`flow/design.v`:
```
 `timescale 1ns / 1ps
module calc_logic(
   input clk,
   input rst,
   input [4:0] keycode,
   input newkey,
   output [15:0] Xdisplay,
   output LED_NEG_digit,
   output LED_OVW
   );
   localparam[4:0] KEY_CE = 5'b01100,
                   KEY_CA = 5'b00100,
                   KEY_MULTI = 5'b01001,
                   KEY_SUB = 5'b01010,
                   KEY_ADD = 5'b01011,
                   KEY_SQR = 5'b00001,
                   KEY_CH_SIGN = 5'b00010,
                   KEY_EQUALS = 5'b00011;
   reg signed [17:0] X, nextX, Y, nextY, ANS;
   reg [1:0] OP, nextOP;
   wire ADD = (OP == KEY_ADD [1:0]);
   wire SUB = (OP == KEY_SUB [1:0]);
   wire MULTI = (OP == KEY_MULTI [1:0]);        
   wire OP_T2 = (newkey && (keycode[4:2] == 3'b010) );
   wire CA = (newkey && (keycode == KEY_CA) );             
   wire CE = (newkey && (keycode == KEY_CE) );
   wire digit = (newkey && (keycode[4] == 1'b1) );
   wire EQUALS = (newkey && (keycode == KEY_EQUALS) );
   wire SQR = (newkey && (keycode == KEY_SQR) );
   wire CH_SIGN = (newkey && (keycode == KEY_CH_SIGN) );
   wire [6:0] CONTROL = {CE, CA, OP_T2, digit, EQUALS, SQR, CH_SIGN};  
   wire signed [17:0] ANS_ADD, ANS_MULTI, ANS_SUB, ANS_SQR, ANS_CH_SIGN;
   assign ANS_ADD = X+Y;
   assign ANS_SUB = Y-X;
   assign ANS_MULTI = X*Y;
   assign ANS_SQR = X*X;
   assign ANS_CH_SIGN = X*-1;  
   assign LED_OVW = X[16]; 
   assign Xdisplay = X[15:0];
   assign LED_NEG_digit = X[17];  
   always @ (ADD, MULTI, SUB, ANS_ADD, ANS_MULTI, ANS_SUB, X)
       case({ADD, SUB, MULTI})
           3'b100: ANS = ANS_ADD;
           3'b010: ANS = ANS_SUB;
           3'b001: ANS = ANS_MULTI;
           default: ANS = X;
       endcase   
   always @ (CONTROL, X, keycode, ANS, ANS_SQR, ANS_CH_SIGN)
       casez(CONTROL)
           7'b1000000: nextX = 18'b0;
           7'b?1?????: nextX = 18'b0;
           7'b0010000: nextX = 18'b0;
           7'b0001000: nextX = {X[12:0], keycode[3:0]};  
           7'b0000100: nextX = ANS;
           7'b0000010: nextX = ANS_SQR;
           7'b0000001: nextX = ANS_CH_SIGN;
           default: nextX = X;
       endcase
   always @ (posedge clk or posedge rst)
   begin
       if(rst) X <= 18'b0;
       else X <= nextX;
   end
   always @ (OP_T2, CA, Y, X)
       case({OP_T2, CA})
           2'b00: nextY = Y;
           2'b10: nextY = X;
           default: nextY = 18'b0;
       endcase
   always @ (posedge clk or posedge rst)
     begin
         if(rst) Y <= 18'b0;
         else Y <= nextY;
     end
   always @ (OP_T2, CA, keycode, OP)
       case({OP_T2, CA})
           2'b00: nextOP = OP;
           2'b10: nextOP = keycode[1:0];
           default: nextOP = 2'b0;
       endcase
   always @ (posedge clk or posedge rst)
     begin
         if(rst) OP <= 2'b0;
         else OP <= nextOP;
     end
   endmodule
```
`flow/run.sh`:
```
#!/bin/bash
# the make line also repeats each setting of config.mk as NAME=value (left out here)
make -C /OpenROAD-flow-scripts/flow DESIGN_CONFIG=/design/flow/config.mk WORK_HOME=/design/flow/orfs CLKGATE_MAP_FILE= finish
```
`flow/config.mk`:
```
export PLATFORM = sky130hd
export DESIGN_NAME = calc_logic
export DESIGN_NICKNAME = calc_logic
export VERILOG_FILES = /design/flow/design.v
export SDC_FILE = /design/flow/constraint.sdc
export NUM_CORES = 4
export LEC_CHECK = 0
export ABC_AREA = 1
export CAP_MARGIN = 20
export CELL_PAD_IN_SITES_DETAIL_PLACEMENT = 0
export CORE_ASPECT_RATIO = 1.21
export CORE_MARGIN = 2
export CORE_UTILIZATION = 72
export CTS_CLUSTER_DIAMETER = 378
export CTS_CLUSTER_SIZE = 72
export MIN_ROUTING_LAYER = met1
export PLACE_DENSITY_LB_ADDON = 0.01
export SETUP_SLACK_MARGIN = -0.5
export SLEW_MARGIN = 20
export TNS_END_PERCENT = 70
```
`flow/constraint.sdc`:
```
create_clock -name core_clock -period 4.91 [get_ports {clk}]
set_input_delay 0.9820 -clock core_clock [delete_from_list [all_inputs] [get_ports {clk}]]
set_output_delay 0.9820 -clock core_clock [all_outputs]
set_load 0.01 [all_outputs]
```
==> results of run 1 <==
-- metrics by stage --
step | worst slack (ns) | instances | hold WS, ns | setup TNS, ns
floorplan | -0.4694 | 2015 | 0.5579 | -2.275
global placement | -0.7219 | 2425 | 0.6086 | -5.022
detailed placement | -0.8500 | 2425 | 0.6442 | -7.218
CTS | -0.5816 | 2448 | 0.6531 | -4.799
-- timing repair --
item	4_1_cts
pin swaps	19
buffers inserted	19
resized	63
endpoints found under the setup margin	9
-- metal layers --
layer / overflow / track usage, %
met3: 2 / 71.28
met1: 3 / 78.38
met2: 70 / 93.14
met5: 0 / 39.90
met4: 47 / 78.70
==> results_slide.txt, run 1 <==
Implementation Results

Logic synthesis
  • Number of synthesized flops with an enable pin: 0
  • Most frequently used cell type in the post-synthesis netlist: sky130_fd_sc_hd__inv_1
  • Most area-consuming cells after synthesis: sky130_fd_sc_hd__fa_1 (29%), sky130_fd_sc_hd__inv_1 (15%), sky130_fd_sc_hd__nand2_1 (15%), sky130_fd_sc_hd__ha_1 (14%), sky130_fd_sc_hd__dfrtp_1 (6.8%)
  • Post-synthesis share of cell area spent on full adders, half adders and majority gates: 43.06%
  • Avg Cell Area, Syn: 6.894 sq um
  • Gate count after technology mapping: 2015
  • Predominant post-synthesis flop cell: sky130_fd_sc_hd__dfrtp_1
  • FF+latch count, synth: 38
  • Synthesized-area fraction occupied by xor and xnor cells: 1.639%
  • Async set-or-reset flop fraction in the synthesized netlist: around 100%
  • Top cell type by total area after synthesis: sky130_fd_sc_hd__fa_1
  • Cell count in the Yosys report: 2015
  • Top logic cell family in the synthesized netlist: adder cells
  • And+or+nand+nor area frac: 22.06%
  • Number of nets in the synthesized netlist: 2381
  • Warnings, synthesis: 1
  • Sequential fraction of the synthesis area: between 6 and 7%
  • Netlist Area Pre-Place: 13890 sq um
  • Share of cell area taken by muxes after synthesis: 0%
  • Compound-cell area share of the yosys netlist: 8.224%
  • Synth cell types: 49
  • Top cells by count, synth: sky130_fd_sc_hd__inv_1 (561), sky130_fd_sc_hd__nand2_1 (558), sky130_fd_sc_hd__fa_1 (200)
  • Yosys Chip Area: 13890 sq um
  • Fraction of post-synthesis cell area in the top cell type by area: 28.82%

Placement
  • Total half-perimeter wirelength after legalization and detailed placement: 38980 um
  • Placement Cell Area: ~16000 sq um
  • Count of input and output buffers: 25
  • Global placement routability congestion: around 1.0

Floorplanning
  • Number of placement rows: ~55
  • Die Y: ~160 um
  • Number of top-level pins: 26
  • Core area: 18790 sq um
  • Starting Density: 73.94%
  • Area of the die: around 20000 sq um
  • Horizontal extent of the die: 130.3 um

Clocking
  • Clk root buf: sky130_fd_sc_hd__clkbuf_16
  • Maximum root-to-sink buffer count: 2
  • Number of buffers created by CTS: 5
  • CTS Sinks: 38
  • CTS Hold Bufs: 0
  • H-tree lvl count: 2

Global routing
  • GR Util All Layers: 80.13%
  • Overflow after GRT: 122

Outcome
  • Terminating stage of the flow: global routing
  • Error msg: [ERROR GRT-0232] Routing congestion too high. Check the congestion heatmap in the GUI.
  • Run status: did not finish
==> run 2, diff against run 1 <==
ABC_AREA = not set   (was 1)
CELL_PAD_IN_SITES_DETAIL_PLACEMENT = not set   (was 0)
CORE_ASPECT_RATIO = not set   (was 1.21)
CORE_UTILIZATION = 71   (was 72)
CTS_CLUSTER_DIAMETER = 364   (was 378)
CTS_CLUSTER_SIZE = 40   (was 72)
MAX_ROUTING_LAYER = met4   (was not set)
MIN_ROUTING_LAYER = not set   (was met1)
SETUP_SLACK_MARGIN = 2.42   (was -0.5)
TNS_END_PERCENT = 5   (was 70)
clock period = 8.32 ns   (was 4.91 ns; I/O delays follow)
==> results_slide.txt, run 2 <==
Physical Implementation Snapshot

Worst setup path
  • Worst Path Arrival: 5.93 ns
  • Count of buffer and inverter cells on the critical path: 6
  • Max stage delay on crit path: 0.56 ns
  • CP startpoint: X[4]
  • Critical Path Sink Type: register
  • Length in cells of the worst reg-to-reg path: 19
  • Crit path depth: 19
  • Crit Reg-Reg Startpoint: X[4]
  • Capturing instance or port of the critical path: X[17]
  • Required time of the critical path: 8.49 ns
  • Cell with the most instances on the worst path: sky130_fd_sc_hd__fa_1
  • Max Fanout on Critical Path: 7
  • Path type of the worst setup path: register to register
  • Cell family contributing the most delay on the critical path: adder cells
  • Cells along the critical path: buf_12, buf_4, and2_1, fa_1, inv_1, fa_1, fa_1, fa_1, inv_1, fa_1, inv_1, fa_1, inv_1, ha_1, nand4_1, a21boi_1, o41ai_2, xnor2_1, a221o_1
  • Setup slack on the worst flop-to-flop path: 2.57 ns
  • Worst flop-to-flop path endpoint: X[17]
  • Crit-path slowest cell: sky130_fd_sc_hd__dfrtp_4
  • Setup crit start kind: register

Clocking
  • Clk root buf: sky130_fd_sc_hd__clkbuf_16 (unchanged)
  • CTS tree: yes
  • Number of buffers created by CTS: 5 (unchanged)
  • CTS Hold Bufs: 0 (unchanged)
  • Maximum root-to-sink buffer count: 2 (unchanged)
  • Clock slew at reported path FFs: 0.07 ns
  • Clock latency on the worst-skew pair: 0.30 ns
  • CTS Sinks: 38 (unchanged)
  • H-tree lvl count: 2 (unchanged)

Global routing
  • Via count of the first global-routing pass: 10360
  • GR Util All Layers: 38.40%
  • Pin count of the biggest net entering global routing: 39
  • Antenna violations before repair: 0
  • Overflow after GRT: 0
  • First-pass GRT wire length: between 50000 and 60000 um

Logic synthesis
  • FF+latch count, synth: 38 (unchanged)
  • And+or+nand+nor area frac: 16.39% (was 22.06%)
  • Synth cell types: 63 (was 49)
  • Share of cell area taken by muxes after synthesis: 0.4717% (was 0%)
  • Post-synthesis share of cell area spent on full adders, half adders and majority gates: 46.98% (was 43.06%)
  • Async set-or-reset flop fraction in the synthesized netlist: 100.0% (unchanged)
  • Sequential fraction of the synthesis area: 7.469% (was 6.846%)
  • Number of synthesized flops with an enable pin: 0 (unchanged)
  • Top logic cell family in the synthesized netlist: adder cells (unchanged)
  • Most frequently used cell type in the post-synthesis netlist: sky130_fd_sc_hd__inv_1 (unchanged)
  • Cell count in the Yosys report: 1466 (was 2015)
  • Predominant post-synthesis flop cell: sky130_fd_sc_hd__dfrtp_1 (unchanged)
  • Netlist Area Pre-Place: 12730 sq um (was 13890 sq um)
  • Top cell type by total area after synthesis: sky130_fd_sc_hd__fa_1 (unchanged)
  • Gate count after technology mapping: 1466 (was 2015)
  • Synthesized-area fraction occupied by xor and xnor cells: 7.577% (was 1.639%)
  • Top cells by count, synth: sky130_fd_sc_hd__inv_1 (294), sky130_fd_sc_hd__fa_1 (200), sky130_fd_sc_hd__ha_1 (158) (was sky130_fd_sc_hd__inv_1 (561), sky130_fd_sc_hd__nand2_1 (558), sky130_fd_sc_hd__fa_1 (200))
  • Compound-cell area share of the yosys netlist: 10.24% (was 8.224%)
  • Avg Cell Area, Syn: 8.684 sq um (was 6.894 sq um)
  • Most area-consuming cells after synthesis: sky130_fd_sc_hd__fa_1 (31%), sky130_fd_sc_hd__ha_1 (16%), sky130_fd_sc_hd__inv_1 (8.7%), sky130_fd_sc_hd__dfrtp_1 (7.5%), sky130_fd_sc_hd__and2_1 (7.0%) (was sky130_fd_sc_hd__fa_1 (29%), sky130_fd_sc_hd__inv_1 (15%), sky130_fd_sc_hd__nand2_1 (15%), sky130_fd_sc_hd__ha_1 (14%), sky130_fd_sc_hd__dfrtp_1 (6.8%))
  • Warnings, synthesis: 1 (unchanged)
  • Number of nets in the synthesized netlist: 1832 (was 2381)
  • Fraction of post-synthesis cell area in the top cell type by area: 31.45% (was 28.82%)
  • Yosys Chip Area: 12730 sq um (was 13890 sq um)

Floorplanning
  • Horizontal extent of the die: 137.9 um (was 130.3 um)
  • Starting Density: 73.10% (was 73.94%)
  • Area of the die: 19020 sq um (was 20430 sq um)
  • Number of top-level pins: 26 (unchanged)
  • Core area: 17420 sq um (was 18790 sq um)
  • Die Y: 137.9 um (was 156.8 um)
  • Number of placement rows: 48 (was 55)

Power and ir drop
  • Portion of total power attributed to the clock network: 16.7%
  • Power attributed to sequential cells: ~260 uW
  • Power group with the largest share: combinational logic
  • Leakage power of the design: 7.451 nW
  • Total power per unit cell area: 88.08 nW/um^2
  • Part of the power in combinational logic: 62.2%
  • Design internal power: 647.4 uW
  • Peak supply drop: 0.1056 mV
  • Clock network power consumption: 207 uW
  • Switch Pwr: 595.7 uW
  • Switching Share: 47.92%
  • Total combinational power: 774 uW
  • Sequential share of power: a little over a fifth

Final timing
  • Worst-Margin Slew: 1.045 ns
  • Shortest period the worst path allows: 5.752 ns
  • RSZ-0062 raised after global routing: yes
  • Max-slew headroom: 30.09%
  • Final worst clock skew: 0.01157 ns
  • Final max-slew violation count: 0
  • Setup TNS Final: 0 ns
  • F_max: 0.1738 GHz
  • Fin crit share: just under 70%
  • Final Setup Violations: 0
  • Total count of hold-check failures in the final report: 0
  • Worst hold slack: around 0.59 ns

Placement
  • Number of placed cells counting well taps: 1664 (was 2425)
  • Total half-perimeter wirelength after legalization and detailed placement: 24940 um (was 38980 um)
  • Count of input and output buffers: 25 (unchanged)
  • Global placement routability congestion: 0.9908 (was 1.022)

Min path
  • Worst hold path startpoint: Y[16]
  • Worst hold path type: register to register
  • Endpoint with the worst hold slack: Y[16]
  • Hold depth: 1

Route
  • Total wire length: 35850 um
  • Routed len/inst: 20.77 um
  • Count of TritonRoute iterations in the first routing pass: 6
  • # diodes: 0
  • First-iteration detailed-routing DRC count: roughly 1100
  • Number of antenna-violating nets in the routed design: 0
  • Via count: 10510
  • # DRC: 0
  • Vias per Instance: 6.087

Finish
  • Number of filler cells placed in the layout: 1170
  • Layout area overhead: 10.86%
  • Total Nets Final: 1866
  • Final non-filler cell total: 1726

Flow run
  • Max-Cap Viols: 0
  • Tool warning count: 32

Outcome
  • Run status: finished clean (was did not finish)
-- run 2: repair_timing --
action                                  4_1_cts  5_1_grt
endpoints found under the setup margin        7        5
setup buffers                                 9       41
pin swaps                                     0       17
resized                                      30       45
cloned                                        0        4
-- run 2: per-stage QoR --
step	area [sq um]	setup WS [ns]	utilization (%)	power [mW]
3_3_place_gp	13150	2.081	75.50	0.9322
6_report	14110	2.568	81.03	1.243
5_1_grt	14110	2.377	81.03	1.317
2_1_floorplan	12770	2.421	-	0.7515
3_5_place_dp	13150	1.968	75.50	0.9415
4_1_cts	13460	2.421	77.30	1.160
-- run 2: cell type report --
type	instances	area (sq um)	share of cell area, %
sequential	38	1003	7.110
clock inverter	2	12.51	0.08865
multi-input combinational	1062	10510	74.47
tap	225	281.5	1.995
timing repair buffer	99	1056	7.482
inverter	294	1111	7.872
clock buffer	6	138.9	0.9840
-- run 2: routing by layer --
layer | vias up | global-route usage (%) | share of wire, %
met5 | - | - | 0
met4 | 0 | 10.32 | 4.1
met3 | 115 | 7.822 | 11
met2 | 547 | 59.76 | 46
met1 | 5188 | 51.82 | 39
li1 | 4656 | - | -
==> run 3, diff against run 2 <==
CORE_UTILIZATION = 40   (was 71)
CTS_CLUSTER_DIAMETER = not set   (was 364)
CTS_CLUSTER_SIZE = not set   (was 40)
MAX_ROUTING_LAYER = not set   (was met4)
PLACE_DENSITY_LB_ADDON = not set   (was 0.01)
SETUP_SLACK_MARGIN = not set   (was 2.42)
TNS_END_PERCENT = not set   (was 5)
clock period = 4.98 ns   (was 8.32 ns; I/O delays follow)
==> results_slide.txt, run 3 <==
Physical Implementation Snapshot

Outcome
  • Run status: failed layout checks (was finished clean)
  • Layout check faults: negative setup slack

Logic synthesis
  • Gate count after technology mapping: 1466 (unchanged)
  • Sequential fraction of the synthesis area: 7.469% (unchanged)
  • Yosys Chip Area: 12730 sq um (unchanged)
  • FF+latch count, synth: 38 (unchanged)
  • Top logic cell family in the synthesized netlist: adder cells (unchanged)
  • Warnings, synthesis: 1 (unchanged)
  • Top cell type by total area after synthesis: sky130_fd_sc_hd__fa_1 (unchanged)
  • Synth cell types: 63 (unchanged)
  • Compound-cell area share of the yosys netlist: 10.24% (unchanged)
  • Synthesized-area fraction occupied by xor and xnor cells: 7.577% (unchanged)
  • Cell count in the Yosys report: 1466 (unchanged)
  • Share of cell area taken by muxes after synthesis: 0.4717% (unchanged)
  • Top cells by count, synth: sky130_fd_sc_hd__inv_1 (294), sky130_fd_sc_hd__fa_1 (200), sky130_fd_sc_hd__ha_1 (158) (unchanged)
  • Number of nets in the synthesized netlist: 1832 (unchanged)
  • Netlist Area Pre-Place: 12730 sq um (unchanged)
  • Async set-or-reset flop fraction in the synthesized netlist: 100.0% (unchanged)
  • Fraction of post-synthesis cell area in the top cell type by area: 31.45% (unchanged)
  • And+or+nand+nor area frac: 16.39% (unchanged)
  • Number of synthesized flops with an enable pin: 0 (unchanged)
  • Avg Cell Area, Syn: 8.684 sq um (unchanged)
  • Most area-consuming cells after synthesis: sky130_fd_sc_hd__fa_1 (31%), sky130_fd_sc_hd__ha_1 (16%), sky130_fd_sc_hd__inv_1 (8.7%), sky130_fd_sc_hd__dfrtp_1 (7.5%), sky130_fd_sc_hd__and2_1 (7.0%) (unchanged)
  • Most frequently used cell type in the post-synthesis netlist: sky130_fd_sc_hd__inv_1 (unchanged)
  • Predominant post-synthesis flop cell: sky130_fd_sc_hd__dfrtp_1 (unchanged)
  • Post-synthesis share of cell area spent on full adders, half adders and majority gates: 46.98% (unchanged)

Floorplanning
  • Number of top-level pins: 26 (unchanged)
  • Die Y: 182.4 um (was 137.9 um)
  • Area of the die: 33270 sq um (was 19020 sq um)
  • Number of placement rows: 65 (was 48)
  • Horizontal extent of the die: 182.4 um (was 137.9 um)
  • Core area: 31470 sq um (was 17420 sq um)
  • Starting Density: 40.45% (was 73.10%)

Final timing
  • Shortest period the worst path allows: 5.663 ns (was 5.752 ns)
  • Fin crit share: 113.7% (was 69.14%)
  • Worst-Margin Slew: 1.050 ns (was 1.045 ns)
  • Final worst clock skew: 0.004699 ns (was 0.01157 ns)
  • Max-slew headroom: 30.03% (was 30.09%)
  • Worst hold slack: 0.5874 ns (was 0.5851 ns)
  • Final setup margin: -0.6831 ns (was 2.568 ns)
  • RSZ-0062 raised after global routing: yes (unchanged)
  • Final max-slew violation count: 0 (unchanged)
  • F_max: 0.1766 GHz (was 0.1738 GHz)
  • Total count of hold-check failures in the final report: 0 (unchanged)
  • Final Setup Violations: 11 (was 0)

Route
  • Number of antenna-violating nets in the routed design: 0 (unchanged)
  • # DRC: 0 (unchanged)
  • Routed len/inst: 17.97 um (was 20.77 um)
  • Vias per Instance: 5.127 (was 6.087)
  • Count of TritonRoute iterations in the first routing pass: 7 (was 6)
  • Total wire length: 37070 um (was 35850 um)
  • # diodes: 0 (unchanged)
  • First-iteration detailed-routing DRC count: 455 (was 1073)
  • Via count: 10580 (was 10510)

Worst setup path
  • Crit Reg-Reg Startpoint: X[6] (was X[4])
  • Setup crit start kind: register (unchanged)
  • Setup slack on the worst flop-to-flop path: -0.68 ns (was 2.57 ns)
  • Max stage delay on crit path: 0.51 ns (was 0.56 ns)
  • Cell family contributing the most delay on the critical path: adder cells (unchanged)
  • Length in cells of the worst reg-to-reg path: 19 (unchanged)
  • Cells along the critical path: buf_4, and2_1, fa_1, inv_1, fa_1, inv_1, fa_1, fa_1, inv_1, fa_1, fa_2, xor2_1, xnor2_1, xnor2_1, xnor3_1, xnor3_1, xnor2_2, o22ai_1, a221o_1 (was buf_12, buf_4, and2_1, fa_1, inv_1, fa_1, fa_1, fa_1, inv_1, fa_1, inv_1, fa_1, inv_1, ha_1, nand4_1, a21boi_1, o41ai_2, xnor2_1, a221o_1)
  • Cell with the most instances on the worst path: sky130_fd_sc_hd__fa_1 (unchanged)
  • Capturing instance or port of the critical path: X[17] (unchanged)
  • Crit-path slowest cell: sky130_fd_sc_hd__fa_1 (was sky130_fd_sc_hd__dfrtp_4)
  • CP startpoint: X[6] (was X[4])
  • Path type of the worst setup path: register to register (unchanged)
  • Worst Path Arrival: 5.84 ns (was 5.93 ns)
  • Max Fanout on Critical Path: 9 (was 7)
  • Required time of the critical path: 5.16 ns (was 8.49 ns)
  • Count of buffer and inverter cells on the critical path: 4 (was 6)
  • Crit path depth: 19 (unchanged)
  • Worst flop-to-flop path endpoint: X[17] (unchanged)
  • Critical Path Sink Type: register (unchanged)

Power and ir drop
  • Leakage power of the design: 8.311 nW (was 7.451 nW)
  • Portion of total power attributed to the clock network: 15.4% (was 16.7%)
  • Sequential share of power: 17.4% (was 21.1%)
  • Power group with the largest share: combinational logic (unchanged)
  • Power attributed to sequential cells: 384 uW (was 262 uW)
  • Switch Pwr: 1.008 mW (was 595.7 uW)
  • Part of the power in combinational logic: 67.2% (was 62.2%)
  • Clock network power consumption: 339 uW (was 207 uW)
  • Design internal power: 1.199 mW (was 647.4 uW)
  • Total combinational power: 1.48 mW (was 774 uW)
  • Peak supply drop: 0.1070 mV (was 0.1056 mV)
  • PnR Total Power: 2.207 mW (was 1.243 mW)
  • Switching Share: 45.68% (was 47.92%)
  • Total power per unit cell area: 138.3 nW/um^2 (was 88.08 nW/um^2)

Finish
  • Layout area overhead: 25.36% (was 10.86%)
  • Final standard cell utilization of the core: 50.71% (was 81.03%)
  • Total Nets Final: 2026 (was 1866)
  • Final non-filler cell total: 2063 (was 1726)

Placement
  • Global placement routability congestion: 0.8927 (was 0.9908)
  • Total half-perimeter wirelength after legalization and detailed placement: 29990 um (was 24940 um)
  • Number of placed cells counting well taps: 2022 (was 1664)
  • Count of input and output buffers: 25 (unchanged)

Flow run
  • Tool warning count: 34 (was 32)
  • Max-Cap Viols: 0 (unchanged)

Clocking
  • CTS Hold Bufs: 0 (unchanged)
  • H-tree lvl count: 2 (unchanged)
  • Clk root buf: sky130_fd_sc_hd__clkbuf_16 (unchanged)
  • Maximum root-to-sink buffer count: 2 (unchanged)
  • Clock slew at reported path FFs: 0.06 ns (was 0.07 ns)
  • Number of buffers created by CTS: 5 (unchanged)
  • CTS tree: yes (unchanged)
  • Clock latency on the worst-skew pair: 0.29 ns (was 0.30 ns)
  • CTS Sinks: 38 (unchanged)

Global routing
  • Overflow after GRT: 0 (unchanged)
  • Via count of the first global-routing pass: 11480 (was 10360)
  • Pin count of the biggest net entering global routing: 39 (unchanged)
  • Antenna violations before repair: 0 (unchanged)
  • First-pass GRT wire length: 60380 um (was 53680 um)
  • GR Util All Layers: 23.07% (was 38.40%)

Min path
  • Hold depth: 1 (unchanged)
  • Endpoint with the worst hold slack: OP[0] (was Y[16])
  • Worst hold path type: register to register (unchanged)
  • Worst hold path startpoint: OP[0] (was Y[16])
## run 3: what timing repair did
item,in CTS,in global routing
gates cloned,0,1
setup endpoints to repair,11,11
buffers inserted,20,17
pin swaps,21,55
resized,78,73
## run 3: per-layer routing
metal  part of all wire (%)  track usage, %  vias up
met2                     50           41.34      262
li1                       -               -     4989
met4                    2.5           6.226        0
met5                      0               0        -
met3                    5.2           2.415       68
met1                     43           29.64     5259
## run 3: layout make-up
class,count,area (sq um)
fill,2936,15510
multi-input combinational,1062,10980
timing repair buffer,259,2251
inverter,294,1107
sequential,38,964.7
tap,402,503.0
clock buffer,6,138.9
clock inverter,2,12.51
## run 3: metrics by stage
step | cell area, sq um | TNS, ns | setup slack, ns
2_1_floorplan | 12970 | -2.140 | -0.6261
3_3_place_gp | 14910 | -4.387 | -0.7266
3_5_place_dp | 14910 | -4.953 | -0.8072
4_1_cts | 15520 | -3.922 | -0.7026
5_1_grt | 15960 | -6.672 | -0.9026
6_report | 15960 | -4.635 | -0.6831
==> run 4, diff against run 3 <==
CORE_UTILIZATION = 72   (was 40)
CTS_CLUSTER_DIAMETER = 28   (was not set)
CTS_CLUSTER_SIZE = 40   (was not set)
PLACE_DENSITY_LB_ADDON = 0.26   (was not set)
SETUP_SLACK_MARGIN = 1.28   (was not set)
TNS_END_PERCENT = 5   (was not set)
clock period = 8.32 ns   (was 4.98 ns; I/O delays follow)
==> results_slide.txt, run 4 <==
Physical Implementation Snapshot

Final timing
  • Fin crit share: 77.74% (was 113.7%)
  • Final worst clock skew: 0.002936 ns (was 0.004699 ns)
  • RSZ-0062 raised after global routing: no (was yes)
  • Final Setup Violations: 0 (was 11)
  • Worst-Margin Slew: 0.9990 ns (was 1.050 ns)
  • Worst hold slack: 0.5943 ns (was 0.5874 ns)
  • Setup TNS Final: 0 ns (was -4.635 ns)
  • Total count of hold-check failures in the final report: 0 (unchanged)
  • Final setup margin: 1.852 ns (was -0.6831 ns)
  • F_max: 0.1546 GHz (was 0.1766 GHz)
  • Final max-slew violation count: 0 (unchanged)
  • Max-slew headroom: 33.26% (was 30.03%)
  • Shortest period the worst path allows: 6.468 ns (was 5.663 ns)

Power and ir drop
  • Leakage power of the design: 7.107 nW (was 8.311 nW)
  • Switch Pwr: 553.9 uW (was 1.008 mW)
  • Sequential share of power: 24.0% (was 17.4%)
  • PnR Total Power: 1.157 mW (was 2.207 mW)
  • Peak supply drop: 0.07832 mV (was 0.1070 mV)
  • Design internal power: 602.7 uW (was 1.199 mW)
  • Switching Share: 47.89% (was 45.68%)
  • Total combinational power: 679 uW (was 1.48 mW)
  • Clock network power consumption: 200 uW (was 339 uW)
  • Total power per unit cell area: 87.33 nW/um^2 (was 138.3 nW/um^2)
  • Portion of total power attributed to the clock network: 17.3% (was 15.4%)
  • Part of the power in combinational logic: 58.7% (was 67.2%)
  • Power group with the largest share: combinational logic (unchanged)
  • Power attributed to sequential cells: 278 uW (was 384 uW)

Floorplanning
  • Number of placement rows: 48 (was 65)
  • Core area: 17300 sq um (was 31470 sq um)
  • Starting Density: 73.60% (was 40.45%)
  • Horizontal extent of the die: 137.0 um (was 182.4 um)
  • Die Y: 137.0 um (was 182.4 um)
  • Area of the die: 18760 sq um (was 33270 sq um)
  • Number of top-level pins: 26 (unchanged)

Route
  • # DRC: 0 (unchanged)
  • Total wire length: 31800 um (was 37070 um)
  • Routed metal-1 wirelength: 12500 um (was 15840 um)
  • Count of TritonRoute iterations in the first routing pass: 9 (was 7)
  • Routed len/inst: 19.09 um (was 17.97 um)
  • Top layer reached by signal wires: met4 (unchanged)
  • Detailed route wirelength on metal2: 15260 um (was 18400 um)
  • Number of antenna-violating nets in the routed design: 0 (unchanged)
  • First-iteration detailed-routing DRC count: 803 (was 455)
  • # diodes: 0 (unchanged)
  • Via count: 9977 (was 10580)
  • Met3 Routed Length: 2643 um (was 1921 um)
  • Vias per Instance: 5.989 (was 5.127)

Flow run
  • Max-Cap Viols: 0 (unchanged)
  • Tool warning count: 31 (was 34)

Logic synthesis
  • FF+latch count, synth: 38 (unchanged)
  • Predominant post-synthesis flop cell: sky130_fd_sc_hd__dfrtp_1 (unchanged)
  • Avg Cell Area, Syn: 8.684 sq um (unchanged)
  • Synth cell types: 63 (unchanged)
  • Warnings, synthesis: 1 (unchanged)
  • Gate count after technology mapping: 1466 (unchanged)
  • Sequential fraction of the synthesis area: 7.469% (unchanged)
  • Most frequently used cell type in the post-synthesis netlist: sky130_fd_sc_hd__inv_1 (unchanged)
  • Most area-consuming cells after synthesis: sky130_fd_sc_hd__fa_1 (31%), sky130_fd_sc_hd__ha_1 (16%), sky130_fd_sc_hd__inv_1 (8.7%), sky130_fd_sc_hd__dfrtp_1 (7.5%), sky130_fd_sc_hd__and2_1 (7.0%) (unchanged)
  • Number of synthesized flops with an enable pin: 0 (unchanged)
  • Top logic cell family in the synthesized netlist: adder cells (unchanged)
  • Netlist Area Pre-Place: 12730 sq um (unchanged)
  • Number of nets in the synthesized netlist: 1832 (unchanged)
  • Fraction of post-synthesis cell area in the top cell type by area: 31.45% (unchanged)
  • Share of cell area taken by muxes after synthesis: 0.4717% (unchanged)
  • Async set-or-reset flop fraction in the synthesized netlist: 100.0% (unchanged)
  • Yosys Chip Area: 12730 sq um (unchanged)
  • Synthesized-area fraction occupied by xor and xnor cells: 7.577% (unchanged)
  • And+or+nand+nor area frac: 16.39% (unchanged)
  • Compound-cell area share of the yosys netlist: 10.24% (unchanged)
  • Post-synthesis share of cell area spent on full adders, half adders and majority gates: 46.98% (unchanged)
  • Cell count in the Yosys report: 1466 (unchanged)
  • Top cell type by total area after synthesis: sky130_fd_sc_hd__fa_1 (unchanged)
  • Top cells by count, synth: sky130_fd_sc_hd__inv_1 (294), sky130_fd_sc_hd__fa_1 (200), sky130_fd_sc_hd__ha_1 (158) (unchanged)

Worst setup path
  • Count of buffer and inverter cells on the critical path: 3 (was 4)
  • Required time of the critical path: 8.50 ns (was 5.16 ns)
  • Length in cells of the worst reg-to-reg path: 19 (unchanged)
  • Crit Reg-Reg Startpoint: X[6] (unchanged)
  • Crit path depth: 19 (unchanged)
  • Worst Path Arrival: 6.64 ns (was 5.84 ns)
  • Cell family contributing the most delay on the critical path: adder cells (unchanged)
  • Max stage delay on crit path: 0.90 ns (was 0.51 ns)
  • Setup crit start kind: register (unchanged)
  • Worst flop-to-flop path endpoint: X[17] (unchanged)
  • Cell with the most instances on the worst path: sky130_fd_sc_hd__fa_1 (unchanged)
  • Setup slack on the worst flop-to-flop path: 1.85 ns (was -0.68 ns)
  • CP startpoint: X[6] (unchanged)
  • Crit-path slowest cell: sky130_fd_sc_hd__dfrtp_1 (was sky130_fd_sc_hd__fa_1)
  • Critical Path Sink Type: register (unchanged)
  • Capturing instance or port of the critical path: X[17] (unchanged)
  • Max Fanout on Critical Path: 19 (was 9)
  • Path type of the worst setup path: register to register (unchanged)
  • Cells along the critical path: buf_4, and2_1, fa_1, fa_1, ha_1, fa_1, inv_1, fa_1, fa_1, inv_1, ha_1, or3_1, o21bai_1, a311o_1, a21o_1, a21oi_1, xnor2_1, o22ai_1, a221o_1 (was buf_4, and2_1, fa_1, inv_1, fa_1, inv_1, fa_1, fa_1, inv_1, fa_1, fa_2, xor2_1, xnor2_1, xnor2_1, xnor3_1, xnor3_1, xnor2_2, o22ai_1, a221o_1)

Finish
  • Finished Cell Area: 13240 sq um (was 15960 sq um)
  • Total Nets Final: 1806 (was 2026)
  • Layout area overhead: 4.030% (was 25.36%)

Clocking
  • Setup bufs post-CTS: 0 (was 20)
  • Maximum root-to-sink buffer count: 2 (unchanged)
  • CTS Sinks: 38 (unchanged)
  • Number of buffers created by CTS: 5 (unchanged)
  • CTS tree: yes (unchanged)
  • Cts repair resizes: 0 (was 78)
  • H-tree lvl count: 2 (unchanged)
  • Clock slew at reported path FFs: 0.06 ns (about the same)
  • Clk root buf: sky130_fd_sc_hd__clkbuf_16 (unchanged)
  • CTS Hold Bufs: 0 (unchanged)
  • Clock latency on the worst-skew pair: 0.29 ns (about the same)

Placement
  • Placement Setup Slack: 1.959 ns (was -0.8072 ns)
  • Total half-perimeter wirelength after legalization and detailed placement: 24640 um (was 29990 um)
  • Global placement routability congestion: 0.9499 (was 0.8927)
  • Count of input and output buffers: 25 (unchanged)
  • Placement Cell Area: 13090 sq um (was 14910 sq um)

Global routing
  • Via count of the first global-routing pass: 10550 (was 11480)
  • First-pass GRT wire length: 52860 um (was 60380 um)
  • Overflow after GRT: 0 (unchanged)
  • Antenna violations before repair: 0 (unchanged)
  • GR Util All Layers: 36.60% (was 23.07%)
  • Pin count of the biggest net entering global routing: 39 (unchanged)

Min path
  • Worst hold path type: register to register (unchanged)
  • Hold depth: 1 (unchanged)
  • Worst hold path startpoint: OP[0] (unchanged)
  • Endpoint with the worst hold slack: OP[0] (unchanged)

Outcome
  • Run status: finished clean (was failed layout checks)
-- run 4: final cells by class --
type                            instances  area, sq um
Sequential cell                        38        950.9
Fill cell                            1230         4053
Tap cell                              225        281.5
Multi-Input combinational cell       1062        10400
Inverter                              294         1104
Timing Repair Buffer                   39        355.3
Clock inverter                          2        12.51
Clock buffer                            6        138.9
-- run 4: routing by layer --
layer / vias to the layer above / GRT usage (%)
li1: 4536 / -
met1: 4844 / 48.36
met2: 474 / 61.66
met3: 123 / 4.296
met4: 0 / 14.60
met5: - / 0
-- run 4: metrics by stage --
| stage | instances | utilization (%) |
|---|---|---|
| 6_report | 1666 | 76.57 |
| 5_1_grt | 1666 | 76.57 |
| 4_1_cts | 1666 | 76.57 |
| 3_5_place_dp | 1658 | 75.69 |
| 3_3_place_gp | 1658 | 75.69 |
| 2_1_floorplan | 1466 | - |
==> run 5, diff against run 4 <==
CORE_UTILIZATION = 50   (was 72)
CTS_CLUSTER_DIAMETER = not set   (was 28)
CTS_CLUSTER_SIZE = not set   (was 40)
PLACE_DENSITY_LB_ADDON = not set   (was 0.26)
TNS_END_PERCENT = not set   (was 5)
clock period = 4.36 ns   (was 8.32 ns; I/O delays follow)
==> results_slide.txt, run 5 <==
Physical Implementation Snapshot

Route
  • First-iteration detailed-routing DRC count: 605 (was 803)
  • # DRC: 0 (unchanged)
  • Number of antenna-violating nets in the routed design: 0 (unchanged)
  • Vias per Instance: 5.349 (was 5.989)
  • Routed len/inst: 18.24 um (was 19.09 um)
  • Via count: 10700 (was 9977)
  • Count of TritonRoute iterations in the first routing pass: 6 (was 9)
  • Total wire length: 36500 um (was 31800 um)
  • # diodes: 0 (unchanged)

Worst setup path
  • Cell with the most instances on the worst path: sky130_fd_sc_hd__fa_1 (unchanged)
  • Path type of the worst setup path: register to register (unchanged)
  • Cells along the critical path: and2_1, fa_1, fa_1, ha_1, inv_1, fa_1, inv_2, fa_1, inv_1, fa_1, inv_1, ha_2, or3_4, o21bai_4, a311o_1, a21o_1, a21oi_2, xnor2_1, o22ai_1, a221o_1 (was buf_4, and2_1, fa_1, fa_1, ha_1, fa_1, inv_1, fa_1, fa_1, inv_1, ha_1, or3_1, o21bai_1, a311o_1, a21o_1, a21oi_1, xnor2_1, o22ai_1, a221o_1)
  • Required time of the critical path: 4.54 ns (was 8.50 ns)
  • Capturing instance or port of the critical path: X[17] (unchanged)
  • Worst Path Arrival: 5.85 ns (was 6.64 ns)
  • Cell family contributing the most delay on the critical path: adder cells (unchanged)
  • Count of buffer and inverter cells on the critical path: 4 (was 3)
  • CP startpoint: Y[0] (was X[6])
  • Max stage delay on crit path: 0.52 ns (was 0.90 ns)
  • Max Fanout on Critical Path: 7 (was 19)
  • Critical Path Sink Type: register (unchanged)
  • Worst flop-to-flop path endpoint: X[17] (unchanged)
  • Setup crit start kind: register (unchanged)
  • Setup slack on the worst flop-to-flop path: -1.32 ns (was 1.85 ns)
  • Crit path depth: 20 (was 19)
  • Crit-path slowest cell: sky130_fd_sc_hd__fa_1 (was sky130_fd_sc_hd__dfrtp_1)
  • Length in cells of the worst reg-to-reg path: 20 (was 19)
  • Crit Reg-Reg Startpoint: Y[0] (was X[6])

Finish
  • Layout area overhead: 26.19% (was 4.030%)
  • Number of filler cells placed in the layout: 2184 (was 1230)
  • Total Nets Final: 2036 (was 1806)

Placement
  • Total half-perimeter wirelength after legalization and detailed placement: 30060 um (was 24640 um)
  • Count of input and output buffers: 25 (unchanged)
  • Global placement routability congestion: 0.9372 (was 0.9499)
  • Placement Setup Slack: -1.367 ns (was 1.959 ns)

Clocking
  • Number of buffers created by CTS: 5 (unchanged)
  • CTS Sinks: 38 (unchanged)
  • CTS tree: yes (unchanged)
  • Clk root buf: sky130_fd_sc_hd__clkbuf_16 (unchanged)
  • Clock slew at reported path FFs: 0.07 ns (was 0.06 ns)
  • H-tree lvl count: 2 (unchanged)
  • Maximum root-to-sink buffer count: 2 (unchanged)
  • Clock latency on the worst-skew pair: 0.30 ns (was 0.29 ns)

Final timing
  • Shortest period the worst path allows: 5.676 ns (was 6.468 ns)
  • Final setup margin: -1.316 ns (was 1.852 ns)
  • Final Setup Violations: 12 (was 0)
  • Worst-Margin Slew: 1.047 ns (was 0.9990 ns)
  • Final worst clock skew: 0.009606 ns (was 0.002936 ns)
  • Fin crit share: 130.2% (was 77.74%)
  • Total count of hold-check failures in the final report: 0 (unchanged)
  • Final max-slew violation count: 0 (unchanged)
  • F_max: 0.1762 GHz (was 0.1546 GHz)
  • Max-slew headroom: 30.18% (was 33.26%)
  • RSZ-0062 raised after global routing: yes (was no)

Global routing
  • Fraction of met1 tracks used by global routing: 37.64% (was 48.36%)
  • Via count of the first global-routing pass: 11310 (was 10550)
  • GR Util All Layers: 28.87% (was 36.60%)
  • Antenna violations before repair: 0 (unchanged)
  • Global Route met3 Usage: 2.260% (was 4.296%)
  • First-pass GRT wire length: 59560 um (was 52860 um)
  • Met2 track utilization from global routing: 51.30% (was 61.66%)
  • Pin count of the biggest net entering global routing: 39 (unchanged)
  • Overflow after GRT: 0 (unchanged)
  • Most Used Layer, Global Route: met2 (unchanged)

Logic synthesis
  • Top logic cell family in the synthesized netlist: adder cells (unchanged)
  • Number of nets in the synthesized netlist: 1832 (unchanged)
  • Synth cell types: 63 (unchanged)
  • Netlist Area Pre-Place: 12730 sq um (unchanged)
  • Warnings, synthesis: 1 (unchanged)
  • Top cells by count, synth: sky130_fd_sc_hd__inv_1 (294), sky130_fd_sc_hd__fa_1 (200), sky130_fd_sc_hd__ha_1 (158) (unchanged)
  • FF+latch count, synth: 38 (unchanged)
  • Most area-consuming cells after synthesis: sky130_fd_sc_hd__fa_1 (31%), sky130_fd_sc_hd__ha_1 (16%), sky130_fd_sc_hd__inv_1 (8.7%), sky130_fd_sc_hd__dfrtp_1 (7.5%), sky130_fd_sc_hd__and2_1 (7.0%) (unchanged)
  • Avg Cell Area, Syn: 8.684 sq um (unchanged)
  • Yosys Chip Area: 12730 sq um (unchanged)
  • Fraction of post-synthesis cell area in the top cell type by area: 31.45% (unchanged)
  • Compound-cell area share of the yosys netlist: 10.24% (unchanged)
  • Async set-or-reset flop fraction in the synthesized netlist: 100.0% (unchanged)
  • Predominant post-synthesis flop cell: sky130_fd_sc_hd__dfrtp_1 (unchanged)
  • Share of cell area taken by muxes after synthesis: 0.4717% (unchanged)
  • Cell count in the Yosys report: 1466 (unchanged)
  • Gate count after technology mapping: 1466 (unchanged)
  • Post-synthesis share of cell area spent on full adders, half adders and majority gates: 46.98% (unchanged)
  • Top cell type by total area after synthesis: sky130_fd_sc_hd__fa_1 (unchanged)
  • Number of synthesized flops with an enable pin: 0 (unchanged)
  • Most frequently used cell type in the post-synthesis netlist: sky130_fd_sc_hd__inv_1 (unchanged)
  • And+or+nand+nor area frac: 16.39% (unchanged)
  • Synthesized-area fraction occupied by xor and xnor cells: 7.577% (unchanged)
  • Sequential fraction of the synthesis area: 7.469% (unchanged)

Power and ir drop
  • Peak supply drop: 0.1392 mV (was 0.07832 mV)
  • Design internal power: 1.420 mW (was 602.7 uW)
  • PnR Total Power: 2.616 mW (was 1.157 mW)
  • Switching Share: 45.72% (was 47.89%)
  • Part of the power in combinational logic: 67.6% (was 58.7%)
  • Portion of total power attributed to the clock network: 15.4% (was 17.3%)
  • Leakage power of the design: 8.386 nW (was 7.107 nW)
  • Total power per unit cell area: 162.8 nW/um^2 (was 87.33 nW/um^2)
  • Total combinational power: 1.77 mW (was 679 uW)
  • Power group with the largest share: combinational logic (unchanged)
  • Clock network power consumption: 404 uW (was 200 uW)
  • Power attributed to sequential cells: 443 uW (was 278 uW)
  • Sequential share of power: 16.9% (was 24.0%)
  • Switch Pwr: 1.196 mW (was 553.9 uW)

Flow run
  • Tool warning count: 34 (was 31)
  • Max-Cap Viols: 0 (unchanged)

Floorplanning
  • Core area: 25110 sq um (was 17300 sq um)
  • Number of top-level pins: 26 (unchanged)
  • Number of placement rows: 58 (was 48)
  • Area of the die: 26750 sq um (was 18760 sq um)
  • Starting Density: 50.70% (was 73.60%)
  • Die Y: 163.6 um (was 137.0 um)
  • Horizontal extent of the die: 163.6 um (was 137.0 um)

Min path
  • Hold depth: 1 (unchanged)
  • Worst hold path type: register to register (unchanged)
  • Endpoint with the worst hold slack: OP[0] (unchanged)
  • Worst hold path startpoint: OP[0] (unchanged)

Outcome
  • Run status: failed layout checks (was finished clean)
  • Layout check faults: negative setup slack
==> run 5: cell type report <==
class	count	area [sq um]	share of cell area, %
Clock inverter	2	12.51	0.07788
Sequential cell	38	968.4	6.028
Multi-Input combinational cell	1062	11090	69.01
Tap cell	330	412.9	2.570
Inverter	294	1106	6.885
Clock buffer	6	138.9	0.8645
Timing Repair Buffer	269	2340	14.56
==> run 5: metrics by stage <==
stage | hold slack (ns) | setup TNS [ns] | std cells | area, sq um | utilization (%)
floorplan | 0.5075 | -7.362 | 1466 | 13120 | -
global placement | 0.5831 | -10.97 | 1965 | 14980 | 59.66
detailed placement | 0.5934 | -11.54 | 1965 | 14980 | 59.66
CTS | 0.6094 | -9.839 | 2000 | 15810 | 62.98
global route | 0.6425 | -12.16 | 2001 | 16070 | 63.98
finish | 0.6152 | -10.17 | 2001 | 16070 | 63.98
==> run 5: layer usage <==
metal  up-vias  wire length, um  part of all wire (%)
li1       5011                -                     -
met1      5330            15610                    43
met2       290            18030                    49
met3        72             1719                   4.7
met4         0             1137                   3.1
met5         -                0                     0
==> run 5: repair_timing <==
item,CTS,global route
hold buffers,0,0
resized,103,56
endpoints found under the setup margin,16,15
pin swaps,35,18
buffers inserted,27,1
endpoints found under the hold margin,0,0
==> run 6, diff against run 5 <==
ABC_AREA = 0   (was not set)
CELL_PAD_IN_SITES_DETAIL_PLACEMENT = 0   (was not set)
CORE_ASPECT_RATIO = 1.21   (was not set)
CORE_UTILIZATION = 72   (was 50)
CTS_CLUSTER_SIZE = 33   (was not set)
MIN_ROUTING_LAYER = met1   (was not set)
PLACE_DENSITY = 0.66   (was not set)
SETUP_SLACK_MARGIN = -0.5   (was 1.28)
TNS_END_PERCENT = 70   (was not set)
clock period = 5.1 ns   (was 4.36 ns; I/O delays follow)
==> results_slide.txt, run 6 <==
Physical Implementation Snapshot

Outcome
  • Run status: failed layout checks (unchanged)
  • Layout check faults: negative setup slack (unchanged)

Worst setup path
  • Count of buffer and inverter cells on the critical path: 5 (was 4)
  • Crit-path slowest cell: sky130_fd_sc_hd__fa_1 (unchanged)
  • Cell family contributing the most delay on the critical path: adder cells (unchanged)
  • Max Fanout on Critical Path: 6 (was 7)
  • Worst flop-to-flop path endpoint: X[17] (unchanged)
  • Length in cells of the worst reg-to-reg path: 20 (unchanged)
  • Capturing instance or port of the critical path: X[17] (unchanged)
  • Critical Path Sink Type: register (unchanged)
  • Worst Path Arrival: 5.95 ns (was 5.85 ns)
  • Required time of the critical path: 5.27 ns (was 4.54 ns)
  • Crit path depth: 20 (unchanged)
  • Path type of the worst setup path: register to register (unchanged)
  • CP startpoint: X[9] (was Y[0])
  • Setup crit start kind: register (unchanged)
  • Cell with the most instances on the worst path: sky130_fd_sc_hd__fa_1 (unchanged)
  • Crit Reg-Reg Startpoint: X[9] (was Y[0])
  • Cells along the critical path: buf_4, and2_1, fa_1, inv_1, fa_1, inv_1, fa_1, fa_1, fa_1, inv_1, fa_1, inv_1, ha_4, and2_1, a311o_1, a21o_1, a21oi_2, xnor2_2, o22ai_1, a221o_1 (was and2_1, fa_1, fa_1, ha_1, inv_1, fa_1, inv_2, fa_1, inv_1, fa_1, inv_1, ha_2, or3_4, o21bai_4, a311o_1, a21o_1, a21oi_2, xnor2_1, o22ai_1, a221o_1)
  • Max stage delay on crit path: 0.53 ns (was 0.52 ns)
  • Setup slack on the worst flop-to-flop path: -0.68 ns (was -1.32 ns)

Final timing
  • Final setup margin: -0.6803 ns (was -1.316 ns)
  • Shortest period the worst path allows: 5.780 ns (was 5.676 ns)
  • Fin crit share: 113.3% (was 130.2%)
  • Total count of hold-check failures in the final report: 0 (unchanged)
  • Max-slew headroom: 30.64% (was 30.18%)
  • Final Setup Violations: 10 (was 12)
  • F_max: 0.1730 GHz (was 0.1762 GHz)
  • Worst hold slack: 0.6021 ns (was 0.6152 ns)
  • Final max-slew violation count: 0 (unchanged)
  • Final worst clock skew: 0.003671 ns (was 0.009606 ns)
  • RSZ-0062 raised after global routing: yes (unchanged)
  • Worst-Margin Slew: 1.040 ns (was 1.047 ns)

Power and ir drop
  • PnR Total Power: 2.145 mW (was 2.616 mW)
  • Leakage power of the design: 8.144 nW (was 8.386 nW)
  • Peak supply drop: 0.1616 mV (was 0.1392 mV)
  • Switch Pwr: 975.2 uW (was 1.196 mW)
  • Portion of total power attributed to the clock network: 17.3% (was 15.4%)
  • Total power per unit cell area: 143.0 nW/um^2 (was 162.8 nW/um^2)
  • Switching Share: 45.47% (was 45.72%)
  • Clock network power consumption: 372 uW (was 404 uW)
  • Power attributed to sequential cells: 381 uW (was 443 uW)
  • Design internal power: 1.169 mW (was 1.420 mW)
  • Power group with the largest share: combinational logic (unchanged)
  • Total combinational power: 1.39 mW (was 1.77 mW)
  • Part of the power in combinational logic: 64.9% (was 67.6%)
  • Sequential share of power: 17.7% (was 16.9%)

Logic synthesis
  • Number of synthesized flops with an enable pin: 0 (unchanged)
  • Top logic cell family in the synthesized netlist: adder cells (unchanged)
  • Yosys Chip Area: 12730 sq um (unchanged)
  • Fraction of post-synthesis cell area in the top cell type by area: 31.45% (unchanged)
  • Warnings, synthesis: 1 (unchanged)
  • Avg Cell Area, Syn: 8.684 sq um (unchanged)
  • FF+latch count, synth: 38 (unchanged)
  • Predominant post-synthesis flop cell: sky130_fd_sc_hd__dfrtp_1 (unchanged)
  • Sequential fraction of the synthesis area: 7.469% (unchanged)
  • Synth cell types: 63 (unchanged)
  • Top cell type by total area after synthesis: sky130_fd_sc_hd__fa_1 (unchanged)
  • Most frequently used cell type in the post-synthesis netlist: sky130_fd_sc_hd__inv_1 (unchanged)
  • Share of cell area taken by muxes after synthesis: 0.4717% (unchanged)
  • Cell count in the Yosys report: 1466 (unchanged)
  • Compound-cell area share of the yosys netlist: 10.24% (unchanged)
  • Top cells by count, synth: sky130_fd_sc_hd__inv_1 (294), sky130_fd_sc_hd__fa_1 (200), sky130_fd_sc_hd__ha_1 (158) (unchanged)
  • Synthesized-area fraction occupied by xor and xnor cells: 7.577% (unchanged)
  • Most area-consuming cells after synthesis: sky130_fd_sc_hd__fa_1 (31%), sky130_fd_sc_hd__ha_1 (16%), sky130_fd_sc_hd__inv_1 (8.7%), sky130_fd_sc_hd__dfrtp_1 (7.5%), sky130_fd_sc_hd__and2_1 (7.0%) (unchanged)
  • Post-synthesis share of cell area spent on full adders, half adders and majority gates: 46.98% (unchanged)
  • Gate count after technology mapping: 1466 (unchanged)
  • Netlist Area Pre-Place: 12730 sq um (unchanged)
  • And+or+nand+nor area frac: 16.39% (unchanged)
  • Number of nets in the synthesized netlist: 1832 (unchanged)
  • Async set-or-reset flop fraction in the synthesized netlist: 100.0% (unchanged)

Floorplanning
  • Horizontal extent of the die: 124.9 um (was 163.6 um)
  • Starting Density: 73.28% (was 50.70%)
  • Number of top-level pins: 26 (unchanged)
  • Die Y: 150.3 um (was 163.6 um)
  • Core area: 17370 sq um (was 25110 sq um)
  • Area of the die: 18770 sq um (was 26750 sq um)
  • Number of placement rows: 53 (was 58)

Finish
  • Layout area overhead: 17.79% (was 26.19%)
  • Finished Cell Area: 15000 sq um (was 16070 sq um)
  • Total Nets Final: 2004 (was 2036)
  • Number of filler cells placed in the layout: 969 (was 2184)

Min path
  • Worst hold path startpoint: OP[0] (unchanged)
  • Worst hold path type: register to register (unchanged)
  • Endpoint with the worst hold slack: OP[0] (unchanged)
  • Hold depth: 1 (unchanged)

Clocking
  • Clk root buf: sky130_fd_sc_hd__clkbuf_16 (unchanged)
  • CTS Sinks: 38 (unchanged)
  • CTS tree: yes (unchanged)
  • Clock slew at reported path FFs: 0.06 ns (was 0.07 ns)
  • H-tree lvl count: 2 (unchanged)
  • Number of buffers created by CTS: 5 (unchanged)
  • Maximum root-to-sink buffer count: 2 (unchanged)
  • CTS Hold Bufs: 0 (unchanged)
  • Clock latency on the worst-skew pair: 0.29 ns (was 0.30 ns)

Flow run
  • Tool warning count: 36 (was 34)
  • Max-Cap Viols: 0 (unchanged)

Route
  • Number of antenna-violating nets in the routed design: 0 (unchanged)
  • Vias per Instance: 5.982 (was 5.349)
  • Via count: 11120 (was 10700)
  • Total wire length: 37730 um (was 36500 um)
  • Routed len/inst: 20.30 um (was 18.24 um)
  • First-iteration detailed-routing DRC count: 1104 (was 605)
  • # DRC: 0 (unchanged)
  • Count of TritonRoute iterations in the first routing pass: 6 (unchanged)
  • # diodes: 0 (unchanged)

Global routing
  • Overflow after GRT: 0 (unchanged)
  • First-pass GRT wire length: 60650 um (was 59560 um)
  • GR Util All Layers: 41.05% (was 28.87%)
  • Pin count of the biggest net entering global routing: 39 (unchanged)
  • Via count of the first global-routing pass: 12280 (was 11310)
  • Antenna violations before repair: 0 (unchanged)

Placement
  • Placement Setup Slack: -0.7228 ns (was -1.367 ns)
  • Placement Cell Area: 14580 sq um (was 14980 sq um)
  • Global placement routability congestion: 0.9828 (was 0.9372)
  • Total half-perimeter wirelength after legalization and detailed placement: 30940 um (was 30060 um)
  • Count of input and output buffers: 25 (unchanged)
[run 6: metrics by stage]
stage,setup TNS (ns),util (%),instances
2_1_floorplan,-2.089,-,1466
3_3_place_gp,-2.955,83.90,1840
3_5_place_dp,-3.784,83.90,1840
4_1_cts,-3.518,85.07,1848
5_1_grt,-5.670,86.31,1859
6_report,-3.562,86.31,1859
[run 6: cell type report]
| cell class | instances | area (sq um) | area share [%] |
|---|---|---|---|
| Inverter | 294 | 1104 | 7.359 |
| Tap cell | 220 | 275.3 | 1.836 |
| Clock buffer | 5 | 125.1 | 0.8344 |
| Sequential cell | 38 | 968.4 | 6.458 |
| Clock inverter | 3 | 40.04 | 0.2670 |
| Multi-Input combinational cell | 1062 | 10590 | 70.61 |
| Timing Repair Buffer | 237 | 1894 | 12.63 |
[run 6: timing repair]
item,CTS,global route
endpoints found under the setup margin,4,7
pin swaps,3,13
setup buffers,0,13
gates resized,15,37
[run 6: routing by layer]
| metal | up-vias | routed length, um | track usage (%) |
|---|---|---|---|
| li1 | 4935 | - | - |
| met1 | 5421 | 13280 | 45.97 |
| met2 | 577 | 19530 | 76.89 |
| met3 | 187 | 2700 | 5.188 |
| met4 | 0 | 2229 | 21.22 |
| met5 | - | 0 | 0 |
==> run 7, diff against run 6 <==
ABC_AREA = 1   (was 0)
CELL_PAD_IN_SITES_DETAIL_PLACEMENT = not set   (was 0)
CORE_ASPECT_RATIO = not set   (was 1.21)
CTS_CLUSTER_SIZE = 72   (was 33)
MIN_ROUTING_LAYER = not set   (was met1)
PLACE_DENSITY = not set   (was 0.66)
PLACE_DENSITY_LB_ADDON = 0.0   (was not set)
SETUP_SLACK_MARGIN = not set   (was -0.5)
TNS_END_PERCENT = not set   (was 70)
clock period = 5.26 ns   (was 5.1 ns; I/O delays follow)
==> results_slide.txt, run 7 <==
Implementation Results

Outcome
  • Error msg: [ERROR GRT-0232] Routing congestion too high. Check the congestion heatmap in the GUI.
  • Terminating stage of the flow: global routing
  • Run status: did not finish (was failed layout checks)

Clocking
  • CTS Hold Bufs: 0 (unchanged)
  • Clk root buf: sky130_fd_sc_hd__clkbuf_16 (unchanged)
  • CTS Sinks: 38 (unchanged)
  • Maximum root-to-sink buffer count: 2 (unchanged)
  • H-tree lvl count: 2 (unchanged)
  • Number of buffers created by CTS: 5 (unchanged)

Floorplanning
  • Core area: 18830 sq um (was 17370 sq um)
  • Die Y: 142.9 um (was 150.3 um)
  • Number of top-level pins: 26 (unchanged)
  • Starting Density: 73.77% (was 73.28%)
  • Area of the die: 20420 sq um (was 18770 sq um)
  • Horizontal extent of the die: 142.9 um (was 124.9 um)
  • Number of placement rows: 50 (was 53)

Placement
  • Placement Setup Slack: -0.6639 ns (was -0.7228 ns)
  • Total half-perimeter wirelength after legalization and detailed placement: 39610 um (was 30940 um)
  • Placement Cell Area: 15580 sq um (was 14580 sq um)
  • Global placement routability congestion: 1.059 (was 0.9828)
  • Count of input and output buffers: 25 (unchanged)

Logic synthesis
  • Fraction of post-synthesis cell area in the top cell type by area: 28.82% (was 31.45%)
  • Gate count after technology mapping: 2015 (was 1466)
  • Top cell type by total area after synthesis: sky130_fd_sc_hd__fa_1 (unchanged)
  • Share of cell area taken by muxes after synthesis: 0% (was 0.4717%)
  • Number of nets in the synthesized netlist: 2381 (was 1832)
  • Most area-consuming cells after synthesis: sky130_fd_sc_hd__fa_1 (29%), sky130_fd_sc_hd__inv_1 (15%), sky130_fd_sc_hd__nand2_1 (15%), sky130_fd_sc_hd__ha_1 (14%), sky130_fd_sc_hd__dfrtp_1 (6.8%) (was sky130_fd_sc_hd__fa_1 (31%), sky130_fd_sc_hd__ha_1 (16%), sky130_fd_sc_hd__inv_1 (8.7%), sky130_fd_sc_hd__dfrtp_1 (7.5%), sky130_fd_sc_hd__and2_1 (7.0%))
  • Most frequently used cell type in the post-synthesis netlist: sky130_fd_sc_hd__inv_1 (unchanged)
  • Top cells by count, synth: sky130_fd_sc_hd__inv_1 (561), sky130_fd_sc_hd__nand2_1 (558), sky130_fd_sc_hd__fa_1 (200) (was sky130_fd_sc_hd__inv_1 (294), sky130_fd_sc_hd__fa_1 (200), sky130_fd_sc_hd__ha_1 (158))
  • Number of synthesized flops with an enable pin: 0 (unchanged)
  • Compound-cell area share of the yosys netlist: 8.224% (was 10.24%)
  • FF+latch count, synth: 38 (unchanged)
  • Top logic cell family in the synthesized netlist: adder cells (unchanged)
  • Yosys Chip Area: 13890 sq um (was 12730 sq um)
  • Post-synthesis share of cell area spent on full adders, half adders and majority gates: 43.06% (was 46.98%)
  • And+or+nand+nor area frac: 22.06% (was 16.39%)
  • Synth cell types: 49 (was 63)
  • Avg Cell Area, Syn: 6.894 sq um (was 8.684 sq um)
  • Predominant post-synthesis flop cell: sky130_fd_sc_hd__dfrtp_1 (unchanged)
  • Warnings, synthesis: 1 (unchanged)
  • Synthesized-area fraction occupied by xor and xnor cells: 1.639% (was 7.577%)
  • Cell count in the Yosys report: 2015 (was 1466)
  • Sequential fraction of the synthesis area: 6.846% (was 7.469%)
  • Netlist Area Pre-Place: 13890 sq um (was 12730 sq um)
  • Async set-or-reset flop fraction in the synthesized netlist: 100.0% (unchanged)

Global routing
  • GR Util All Layers: 87.77%
  • Overflow after GRT: between 200 and 300
run 7: timing repair:
action | in CTS
gates cloned | 0
gates resized | 112
setup buffers | 26
pin swaps | 58
setup endpoints to repair | 10
run 7: metal layers:
metal / track usage [%] / overflow
met5: 64.16 / 3
met3: 78.27 / 20
met1: 84.66 / 15
met4: 89.37 / 81
met2: 100.1 / 155
run 7: through the flow:
stage / TNS [ns] / hold WS (ns) / std cells
global placement: -1.348 / 0.6199 / 2405
CTS: -1.129 / 0.6381 / 2436
detailed placement: -3.617 / 0.6242 / 2405
floorplan: -0.06273 / 0.5579 / 2015
==> run 8, diff against run 7 <==
ABC_AREA = not set   (was 1)
CORE_UTILIZATION = 66   (was 72)
CTS_CLUSTER_SIZE = not set   (was 72)
PLACE_DENSITY_LB_ADDON = not set   (was 0.0)
clock period = 4.09 ns   (was 5.26 ns; I/O delays follow)
==> results_slide.txt, run 8 <==
Physical Implementation Snapshot

Clocking
  • Clk root buf: sky130_fd_sc_hd__clkbuf_16 (unchanged)
  • Number of buffers created by CTS: 5 (unchanged)
  • CTS Sinks: 38 (unchanged)
  • Clock latency on the worst-skew pair: 0.29 ns
  • CTS tree: yes
  • H-tree lvl count: 2 (unchanged)
  • Maximum root-to-sink buffer count: 2 (unchanged)
  • Clock slew at reported path FFs: 0.06 ns

Final timing
  • Final setup margin: -1.620 ns
  • Worst hold slack: 0.6013 ns
  • F_max: 0.1751 GHz
  • Total count of hold-check failures in the final report: 0
  • Shortest period the worst path allows: 5.710 ns
  • Final worst clock skew: 0.004754 ns
  • RSZ-0062 raised after global routing: yes
  • Final max-slew violation count: 0
  • Fin crit share: 139.6%
  • Worst-Margin Slew: 1.072 ns
  • Final Setup Violations: 13
  • Max-slew headroom: 28.51%

Logic synthesis
  • Cell count in the Yosys report: 1466 (was 2015)
  • Async set-or-reset flop fraction in the synthesized netlist: 100.0% (unchanged)
  • Top cell type by total area after synthesis: sky130_fd_sc_hd__fa_1 (unchanged)
  • FF+latch count, synth: 38 (unchanged)
  • Sequential fraction of the synthesis area: 7.469% (was 6.846%)
  • Most area-consuming cells after synthesis: sky130_fd_sc_hd__fa_1 (31%), sky130_fd_sc_hd__ha_1 (16%), sky130_fd_sc_hd__inv_1 (8.7%), sky130_fd_sc_hd__dfrtp_1 (7.5%), sky130_fd_sc_hd__and2_1 (7.0%) (was sky130_fd_sc_hd__fa_1 (29%), sky130_fd_sc_hd__inv_1 (15%), sky130_fd_sc_hd__nand2_1 (15%), sky130_fd_sc_hd__ha_1 (14%), sky130_fd_sc_hd__dfrtp_1 (6.8%))
  • Top cells by count, synth: sky130_fd_sc_hd__inv_1 (294), sky130_fd_sc_hd__fa_1 (200), sky130_fd_sc_hd__ha_1 (158) (was sky130_fd_sc_hd__inv_1 (561), sky130_fd_sc_hd__nand2_1 (558), sky130_fd_sc_hd__fa_1 (200))
  • Yosys Chip Area: 12730 sq um (was 13890 sq um)
  • Avg Cell Area, Syn: 8.684 sq um (was 6.894 sq um)
  • Fraction of post-synthesis cell area in the top cell type by area: 31.45% (was 28.82%)
  • Gate count after technology mapping: 1466 (was 2015)
  • Most frequently used cell type in the post-synthesis netlist: sky130_fd_sc_hd__inv_1 (unchanged)
  • Top logic cell family in the synthesized netlist: adder cells (unchanged)
  • Synth cell types: 63 (was 49)
  • Share of cell area taken by muxes after synthesis: 0.4717% (was 0%)
  • Warnings, synthesis: 1 (unchanged)
  • Predominant post-synthesis flop cell: sky130_fd_sc_hd__dfrtp_1 (unchanged)
  • Number of synthesized flops with an enable pin: 0 (unchanged)
  • Compound-cell area share of the yosys netlist: 10.24% (was 8.224%)
  • Netlist Area Pre-Place: 12730 sq um (was 13890 sq um)
  • Post-synthesis share of cell area spent on full adders, half adders and majority gates: 46.98% (was 43.06%)
  • Synthesized-area fraction occupied by xor and xnor cells: 7.577% (was 1.639%)
  • And+or+nand+nor area frac: 16.39% (was 22.06%)
  • Number of nets in the synthesized netlist: 1832 (was 2381)

Worst setup path
  • Length in cells of the worst reg-to-reg path: 19
  • Worst Path Arrival: 5.89 ns
  • Setup slack on the worst flop-to-flop path: -1.62 ns
  • Required time of the critical path: 4.27 ns
  • Worst flop-to-flop path endpoint: X[17]
  • Crit path depth: 19
  • Crit-path slowest cell: sky130_fd_sc_hd__fa_1
  • Setup crit start kind: register
  • Count of buffer and inverter cells on the critical path: 4
  • Crit Reg-Reg Startpoint: X[7]
  • Max Fanout on Critical Path: 8
  • Cells along the critical path: buf_4, and2_1, fa_1, inv_1, fa_1, inv_1, fa_1, fa_1, inv_1, fa_1, fa_2, xor2_1, xnor2_1, xnor2_1, xnor3_1, xnor3_1, xnor2_1, o22ai_1, a221o_1
  • CP startpoint: X[7]
  • Cell with the most instances on the worst path: sky130_fd_sc_hd__fa_1
  • Path type of the worst setup path: register to register
  • Cell family contributing the most delay on the critical path: adder cells
  • Max stage delay on crit path: 0.53 ns
  • Critical Path Sink Type: register
  • Capturing instance or port of the critical path: X[17]

Floorplanning
  • Starting Density: 67.61% (was 73.77%)
  • Number of top-level pins: 26 (unchanged)
  • Number of placement rows: 50 (unchanged)
  • Area of the die: 20420 sq um (about the same)
  • Horizontal extent of the die: 142.9 um (about the same)
  • Die Y: 142.9 um (about the same)
  • Core area: 18830 sq um (unchanged)

Finish
  • Register area: 972.2 sq um
  • Area of the multi-input gates: 10990 sq um
  • Final standard cell utilization of the core: between 80% and 90%
  • Total Nets Final: 2054
  • Number of filler cells placed in the layout: 1106
  • Final non-filler cell total: about 1900
  • Layout area overhead: 25.64%

Route
  • Routed len/inst: between 15 and 20 um
  • Count of TritonRoute iterations in the first routing pass: 5
  • Number of antenna-violating nets in the routed design: 0
  • # diodes: 0
  • Total wire length: roughly 38000 um
  • First-iteration detailed-routing DRC count: around 860
  • Vias per Instance: between 5 and 6
  • # DRC: 0
  • Via count: 11130

Outcome
  • Layout check faults: negative setup slack
  • Run status: failed layout checks (was did not finish)

Min path
  • Worst hold path startpoint: OP[0]
  • Worst hold path type: register to register
  • Hold depth: 1
  • Endpoint with the worst hold slack: OP[0]

Global routing
  • Pin count of the biggest net entering global routing: 39
  • Antenna violations before repair: 0
  • Overflow after GRT: 0
  • GR Util All Layers: 37.78%
  • First-pass GRT wire length: 59210 um
  • Via count of the first global-routing pass: 11790

Power and ir drop
  • Power group with the largest share: combinational logic
  • Sequential share of power: 16.7%
  • Clock network power consumption: 409 uW
  • Part of the power in combinational logic: 68.7%
  • Design internal power: 1.526 mW
  • Switch Pwr: 1.265 mW
  • PnR Total Power: 2.790 mW
  • Power attributed to sequential cells: 465 uW
  • Peak supply drop: about 0.19 mV
  • Total combinational power: 1.92 mW
  • Total power per unit cell area: 174.4 nW/um^2
  • Leakage power of the design: about 8.4 nW
  • Switching Share: 45.32%
  • Portion of total power attributed to the clock network: approximately 15%

Placement
  • Global placement routability congestion: 0.9817 (was 1.059)
  • Number of placed cells counting well taps: 1915 (was 2405)
  • Total half-perimeter wirelength after legalization and detailed placement: 29760 um (was 39610 um)
  • Count of input and output buffers: 25 (unchanged)

Flow run
  • Max-Cap Viols: 0
  • Tool warning count: 36
-- run 8: layout make-up --
cell class              count  share of cell area, %
clock buffers               7                 0.8917
inverters                 294                  6.923
multi-input cells        1062                  68.72
flip-flops and latches     38                  6.078
well taps                 260                  2.034
repair buffers            287                  15.36
-- run 8: stage by stage --
stage	setup slack (ns)	setup TNS (ns)	instance area, sq um
5_1_grt	-1.747	-15.89	16000
2_1_floorplan	-1.516	-10.60	13110
6_report	-1.620	-13.81	16000
3_5_place_dp	-1.668	-15.32	15030
3_3_place_gp	-1.563	-14.52	15030
4_1_cts	-1.553	-13.60	15580
-- run 8: what timing repair did --
item                       4_1_cts  5_1_grt
pin swaps                       29       53
gates cloned                     0        1
setup buffers                   14       13
setup endpoints to repair       13       13
hold buffers                     0        0
resized                         90       68
-- run 8: layer usage --
layer,GRT usage [%],vias to the layer above,wire length [um]
li1,-,5054,-
met3,4.058,123,2500
met5,0,-,0
met2,67.33,440,18670
met1,46.73,5516,14720
met4,16.00,0,1819
Power and IR drop assume default switching activity.
